==> run Y <==
==> flow/design.v <==
module caesar_cipher (
   input            clk
  ,input            rst_n
  ,input            ptxt_valid  
  ,input            mode  
  ,input            key_shift_dir_1  
  ,input            key_shift_dir_3  
  ,input      [4:0] key_shift_num_1  
  ,input      [4:0] key_shift_num_3  
  ,input      [7:0] ptxt_char
  ,output reg [7:0] ctxt_char
  ,output reg       err_invalid_key_shift_num
  ,output reg       err_invalid_ptxt_char
  ,output reg       ctx_ready
);
  localparam NUL_CHAR = 8'h00;
  localparam UPPERCASE_A_CHAR = 8'h41;
  localparam UPPERCASE_Z_CHAR = 8'h5A;
  localparam LOWERCASE_A_CHAR = 8'h61;
  localparam LOWERCASE_Z_CHAR = 8'h7A;
  wire       ptxt_char_is_uppercase_letter;
  wire       ptxt_char_is_lowercase_letter;
  wire       ptxt_char_is_letter;
  wire	     err_invalid_key_shift_num_wire;
  wire 	     err_invalid_ptxt_char_wire;
  wire  [4:0] key_shift_num_x;  
  reg  [7:0] sub_letter;
  assign err_invalid_key_shift_num_wire = key_shift_num_1 > 26 || key_shift_num_3 > 26 || key_shift_num_1==key_shift_num_3;
  assign ptxt_char_is_uppercase_letter = (ptxt_char >= UPPERCASE_A_CHAR) &&
                                         (ptxt_char <= UPPERCASE_Z_CHAR);
  assign ptxt_char_is_lowercase_letter = (ptxt_char >= LOWERCASE_A_CHAR) &&
                                         (ptxt_char <= LOWERCASE_Z_CHAR);
  assign ptxt_char_is_letter = ptxt_char_is_uppercase_letter ||
                               ptxt_char_is_lowercase_letter;
  assign err_invalid_ptxt_char_wire = !ptxt_char_is_letter;
  assign key_shift_num_x = (key_shift_num_1 + key_shift_num_3) < 27 ?  (key_shift_num_1 + key_shift_num_3) :  (key_shift_num_1 + key_shift_num_3)  -  5'b11011;
  always @ (*)
    if(!mode) begin  
        if(!key_shift_dir_1 && !key_shift_dir_3) begin
            sub_letter = ptxt_char + {3'b000, key_shift_num_1} + {3'b000, key_shift_num_x} + {3'b000, key_shift_num_3};
            if(ptxt_char_is_uppercase_letter && (sub_letter > UPPERCASE_Z_CHAR))begin
                sub_letter -= 8'h1A;
				if(sub_letter > UPPERCASE_Z_CHAR)begin
					sub_letter -= 8'h1A;
					if(sub_letter > UPPERCASE_Z_CHAR)
						sub_letter -= 8'h1A;
						else 
							sub_letter = sub_letter;
				end
				else 
					sub_letter = sub_letter;
			end 
			else sub_letter = sub_letter;
            if(ptxt_char_is_lowercase_letter && (sub_letter > LOWERCASE_Z_CHAR))begin
                sub_letter -= 8'h1A;
				 if(sub_letter > LOWERCASE_Z_CHAR)begin
					sub_letter -= 8'h1A;
					if(sub_letter > LOWERCASE_Z_CHAR)
						sub_letter -= 8'h1A;
					else 
						sub_letter = sub_letter;
				end
				 else 
					sub_letter = sub_letter;
			end
			else
				sub_letter = sub_letter;
        end
        else if(!key_shift_dir_1 && key_shift_dir_3) begin
            sub_letter = ptxt_char + {3'b000, key_shift_num_1} - {3'b000, key_shift_num_x} - {3'b000, key_shift_num_3};
            if(ptxt_char_is_uppercase_letter && (sub_letter > UPPERCASE_Z_CHAR))begin
                sub_letter -= 8'h1A;
                if(sub_letter > UPPERCASE_Z_CHAR)
                    sub_letter -= 8'h1A;
                else
                    sub_letter = sub_letter;
            end
            else if(ptxt_char_is_lowercase_letter && (sub_letter > LOWERCASE_Z_CHAR))begin
                sub_letter -= 8'h1A;
                if(sub_letter > LOWERCASE_Z_CHAR)
                    sub_letter -= 8'h1A;
                else
                    sub_letter = sub_letter;
            end
            else if(ptxt_char_is_uppercase_letter && (sub_letter < UPPERCASE_A_CHAR)) begin
                sub_letter += 8'h1A;
                if(sub_letter < UPPERCASE_A_CHAR)
                    sub_letter += 8'h1A;
                else
                    sub_letter = sub_letter;
            end
            else if(ptxt_char_is_lowercase_letter && (sub_letter < LOWERCASE_A_CHAR))begin
                sub_letter += 8'h1A;
                if(sub_letter < LOWERCASE_A_CHAR)
                    sub_letter += 8'h1A;
                else
                    sub_letter = sub_letter;
			end
			else 
				sub_letter = sub_letter;
        end
        else if(key_shift_dir_1 && !key_shift_dir_3) begin
            sub_letter = ptxt_char - {3'b000, key_shift_num_1} - {3'b000, key_shift_num_x} + {3'b000, key_shift_num_3};
            if(ptxt_char_is_uppercase_letter && (sub_letter > UPPERCASE_Z_CHAR))begin
                sub_letter -= 8'h1A;
                if(sub_letter > UPPERCASE_Z_CHAR)
                    sub_letter -= 8'h1A;
                else
                    sub_letter = sub_letter;
            end
            else if(ptxt_char_is_lowercase_letter && (sub_letter > LOWERCASE_Z_CHAR))begin
                sub_letter -= 8'h1A;
                if(sub_letter > LOWERCASE_Z_CHAR)
                    sub_letter -= 8'h1A;
                else
                    sub_letter = sub_letter;
            end
            else if(ptxt_char_is_uppercase_letter && (sub_letter < UPPERCASE_A_CHAR))begin
                sub_letter += 8'h1A;
                if(sub_letter < UPPERCASE_A_CHAR)
                    sub_letter += 8'h1A;
                else
                    sub_letter = sub_letter;
            end
            else if(ptxt_char_is_lowercase_letter && (sub_letter < LOWERCASE_A_CHAR))begin
                sub_letter += 8'h1A;
                if(sub_letter < LOWERCASE_A_CHAR)
                    sub_letter += 8'h1A;
                else
                    sub_letter = sub_letter;
            end
			else 
				sub_letter = sub_letter;
        end
		else if(key_shift_dir_1 && key_shift_dir_3) begin
            sub_letter = ptxt_char - {3'b000, key_shift_num_1} + {3'b000, key_shift_num_x} - {3'b000, key_shift_num_3};
            if(ptxt_char_is_uppercase_letter && (sub_letter < UPPERCASE_A_CHAR))begin
                sub_letter += 8'h1A;
				 if((sub_letter < UPPERCASE_A_CHAR))
					sub_letter += 8'h1A;
				else
					sub_letter = sub_letter;
			end
			else
				sub_letter = sub_letter;
            if(ptxt_char_is_lowercase_letter && (sub_letter < LOWERCASE_A_CHAR))begin
                sub_letter += 8'h1A;
				  if((sub_letter < LOWERCASE_A_CHAR))
					sub_letter += 8'h1A;
				  else
					sub_letter = sub_letter;
			end
			else
				sub_letter = sub_letter;
        end
		else
			sub_letter = NUL_CHAR;
    end
    else begin  
        if(!key_shift_dir_1 && !key_shift_dir_3) begin
            sub_letter = ptxt_char - {3'b000, key_shift_num_1} - {3'b000, key_shift_num_x} - {3'b000, key_shift_num_3};
            if(ptxt_char_is_uppercase_letter && (sub_letter < UPPERCASE_A_CHAR || sub_letter > 200))begin
                sub_letter += 8'h1A;
				 if(sub_letter < UPPERCASE_A_CHAR  || sub_letter > 200)begin
					sub_letter += 8'h1A;
					if(sub_letter < UPPERCASE_A_CHAR  || sub_letter > 200 )
						sub_letter += 8'h1A;
					else
						sub_letter = sub_letter;
				end
				else
					sub_letter = sub_letter;
			end
			else
				sub_letter = sub_letter;
            if(ptxt_char_is_lowercase_letter && (sub_letter < LOWERCASE_A_CHAR))begin
                sub_letter += 8'h1A;
				if(sub_letter < LOWERCASE_A_CHAR)begin
					sub_letter += 8'h1A;
					if(sub_letter < LOWERCASE_A_CHAR)
						sub_letter += 8'h1A;
					else
						sub_letter = sub_letter;
				end
				else
					sub_letter = sub_letter;
			end
			else
				sub_letter = sub_letter;			
        end
        else if(!key_shift_dir_1 && key_shift_dir_3) begin
            sub_letter = ptxt_char - {3'b000, key_shift_num_1} + {3'b000, key_shift_num_x} + {3'b000, key_shift_num_3};
            if(ptxt_char_is_uppercase_letter && (sub_letter > UPPERCASE_Z_CHAR))begin
                sub_letter -= 8'h1A;
                if(sub_letter > UPPERCASE_Z_CHAR)
                    sub_letter -= 8'h1A;
                else
                    sub_letter = sub_letter;
            end
            else if(ptxt_char_is_lowercase_letter && (sub_letter > LOWERCASE_Z_CHAR))begin
                sub_letter -= 8'h1A;
                if(sub_letter > LOWERCASE_Z_CHAR)
                    sub_letter -= 8'h1A;
                else
                    sub_letter = sub_letter;
            end
            else if(ptxt_char_is_uppercase_letter && (sub_letter < UPPERCASE_A_CHAR))begin
                sub_letter += 8'h1A;
                if(sub_letter < UPPERCASE_A_CHAR)
                    sub_letter += 8'h1A;
                else
                    sub_letter = sub_letter;
            end
            else if(ptxt_char_is_lowercase_letter && (sub_letter < LOWERCASE_A_CHAR))begin
                sub_letter += 8'h1A;
                if(sub_letter < LOWERCASE_A_CHAR)
                    sub_letter += 8'h1A;
                else
                    sub_letter = sub_letter;
            end
			else
				sub_letter = sub_letter;
        end
        else if(key_shift_dir_1 && !key_shift_dir_3) begin
            sub_letter = ptxt_char + {3'b000, key_shift_num_1} + {3'b000, key_shift_num_x} - {3'b000, key_shift_num_3};
            if(ptxt_char_is_uppercase_letter && (sub_letter > UPPERCASE_Z_CHAR))begin
                sub_letter -= 8'h1A;
                if(sub_letter > UPPERCASE_Z_CHAR)
                    sub_letter -= 8'h1A;
                else
                    sub_letter = sub_letter;
            end
            else if(ptxt_char_is_lowercase_letter && (sub_letter > LOWERCASE_Z_CHAR))begin
                sub_letter -= 8'h1A;
                if(sub_letter > LOWERCASE_Z_CHAR)
                    sub_letter -= 8'h1A;
                else
                    sub_letter = sub_letter;
            end
            else if(ptxt_char_is_uppercase_letter && (sub_letter < UPPERCASE_A_CHAR))begin
                sub_letter += 8'h1A;
                if(sub_letter < UPPERCASE_A_CHAR)
                    sub_letter += 8'h1A;
                else
                    sub_letter = sub_letter;
            end
            else if(ptxt_char_is_lowercase_letter && (sub_letter < LOWERCASE_A_CHAR))begin
                sub_letter += 8'h1A;
                if(sub_letter < LOWERCASE_A_CHAR)
                    sub_letter += 8'h1A;
                else
                    sub_letter = sub_letter;
            end
			else
				sub_letter = sub_letter;
        end
        else if(key_shift_dir_1 && key_shift_dir_3) begin
            sub_letter = ptxt_char + {3'b000, key_shift_num_1} - {3'b000, key_shift_num_x} + {3'b000, key_shift_num_3};
             if(ptxt_char_is_uppercase_letter && (sub_letter > UPPERCASE_Z_CHAR))begin
                sub_letter -= 8'h1A;
				if((sub_letter > UPPERCASE_Z_CHAR))
					sub_letter -= 8'h1A;
				else
					sub_letter = sub_letter;
			end
			else
				sub_letter = sub_letter;
            if(ptxt_char_is_lowercase_letter && (sub_letter > LOWERCASE_Z_CHAR))begin
                sub_letter -= 8'h1A;
				 if((sub_letter > LOWERCASE_Z_CHAR))
					sub_letter -= 8'h1A;
				 else
					sub_letter = sub_letter;
			end
			else
				sub_letter = sub_letter;
        end
		else
			sub_letter = NUL_CHAR;
    end
  always @ (posedge clk or negedge rst_n)
    if(!rst_n)begin
      ctx_ready <= 1'b0;
      ctxt_char <= NUL_CHAR;
      err_invalid_key_shift_num <= 1'b0;
	  err_invalid_ptxt_char <=1'b0;
	  end
    else if(err_invalid_ptxt_char_wire || err_invalid_key_shift_num_wire || !ptxt_valid) begin
      ctx_ready <= 1'b0;
      ctxt_char <= NUL_CHAR;
	  err_invalid_key_shift_num <= 1'b1;
	  err_invalid_ptxt_char <=1'b1;
	  end
    else begin
      ctx_ready <= 1'b1;
      ctxt_char <= sub_letter;
	  err_invalid_key_shift_num <= 1'b0;
	  err_invalid_ptxt_char <=1'b0;
	  end
endmodule
==> flow/run.sh <==
#!/bin/bash
# the make line also repeats each setting of config.mk as NAME=value (left out here)
make -C /OpenROAD-flow-scripts/flow DESIGN_CONFIG=/design/flow/config.mk WORK_HOME=/design/flow/orfs CLKGATE_MAP_FILE= finish
==> flow/config.mk <==
export PLATFORM = sky130hd
export DESIGN_NAME = caesar_cipher
export DESIGN_NICKNAME = caesar_cipher
export VERILOG_FILES = /design/flow/design.v
export SDC_FILE = /design/flow/constraint.sdc
export NUM_CORES = 4
export LEC_CHECK = 0
export ABC_AREA = 1
export CAP_MARGIN = 15
export CELL_PAD_IN_SITES_DETAIL_PLACEMENT = 0
export CELL_PAD_IN_SITES_GLOBAL_PLACEMENT = 2
export CORE_ASPECT_RATIO = 0.5
export CORE_MARGIN = 5
export CORE_UTILIZATION = 29
export CTS_CLUSTER_DIAMETER = 256
export CTS_CLUSTER_SIZE = 98
export GPL_ROUTABILITY_DRIVEN = 0
export GPL_TIMING_DRIVEN = 1
export MIN_ROUTING_LAYER = met1
export PLACE_DENSITY_LB_ADDON = 0.1
export SETUP_SLACK_MARGIN = -1.89
export SLEW_MARGIN = 20
export TNS_END_PERCENT = 15
==> flow/constraint.sdc <==
create_clock -name core_clock -period 23.0 [get_ports {clk}]
set_input_delay 4.6000 -clock core_clock [delete_from_list [all_inputs] [get_ports {clk}]]
set_output_delay 4.6000 -clock core_clock [all_outputs]
set_load 0.01 [all_outputs]
==> inputs of run A, as changes to run Y <==
==> flow/config.mk (replaced) <==
export PLATFORM = sky130hd
export DESIGN_NAME = caesar_cipher
export DESIGN_NICKNAME = caesar_cipher
export VERILOG_FILES = /design/flow/design.v
export SDC_FILE = /design/flow/constraint.sdc
export NUM_CORES = 4
export LEC_CHECK = 0
export CAP_MARGIN = 20
export CORE_MARGIN = 2
export CORE_UTILIZATION = 40
export SLEW_MARGIN = 20
==> flow/constraint.sdc (replaced) <==
create_clock -name core_clock -period 14.0 [get_ports {clk}]
set_input_delay 2.8000 -clock core_clock [delete_from_list [all_inputs] [get_ports {clk}]]
set_output_delay 2.8000 -clock core_clock [all_outputs]
set_load 0.01 [all_outputs]
==> README.md <==
| Quantity | Reported | Unit |
|---|---|---|
| DR WL met3 | 3950 | um |
| First-pass GRT wire length | 89200 | um |
| Worst setup startpoint | key_shift_num_1[0] | - |
| Worst slew slack as a fraction of its limit | 0.226 | - |
| Via count | 17800 | - |
| Outcome | complete, no violations | - |
| Met2 Use GR | 0.446 | - |
| Data required time of the critical path | 14.14 | ns |
| Worst hold slack after final layout | 2.90 | ns |
[end of results for run A]
==> README.md <==
| Quantity | Reported | Unit |
|---|---|---|
| Outcome | complete, no violations | - |
| Data required time of the critical path | 23.15 | ns |
| Worst setup startpoint | key_shift_num_3[0] | - |
| Met2 Use GR | 0.326 | - |
| DR WL met3 | 2650 | um |
| Worst slew slack as a fraction of its limit | 0.275 | - |
| First-pass GRT wire length | 84700 | um |
| Via count | 15600 | - |
[end of results for run Y]
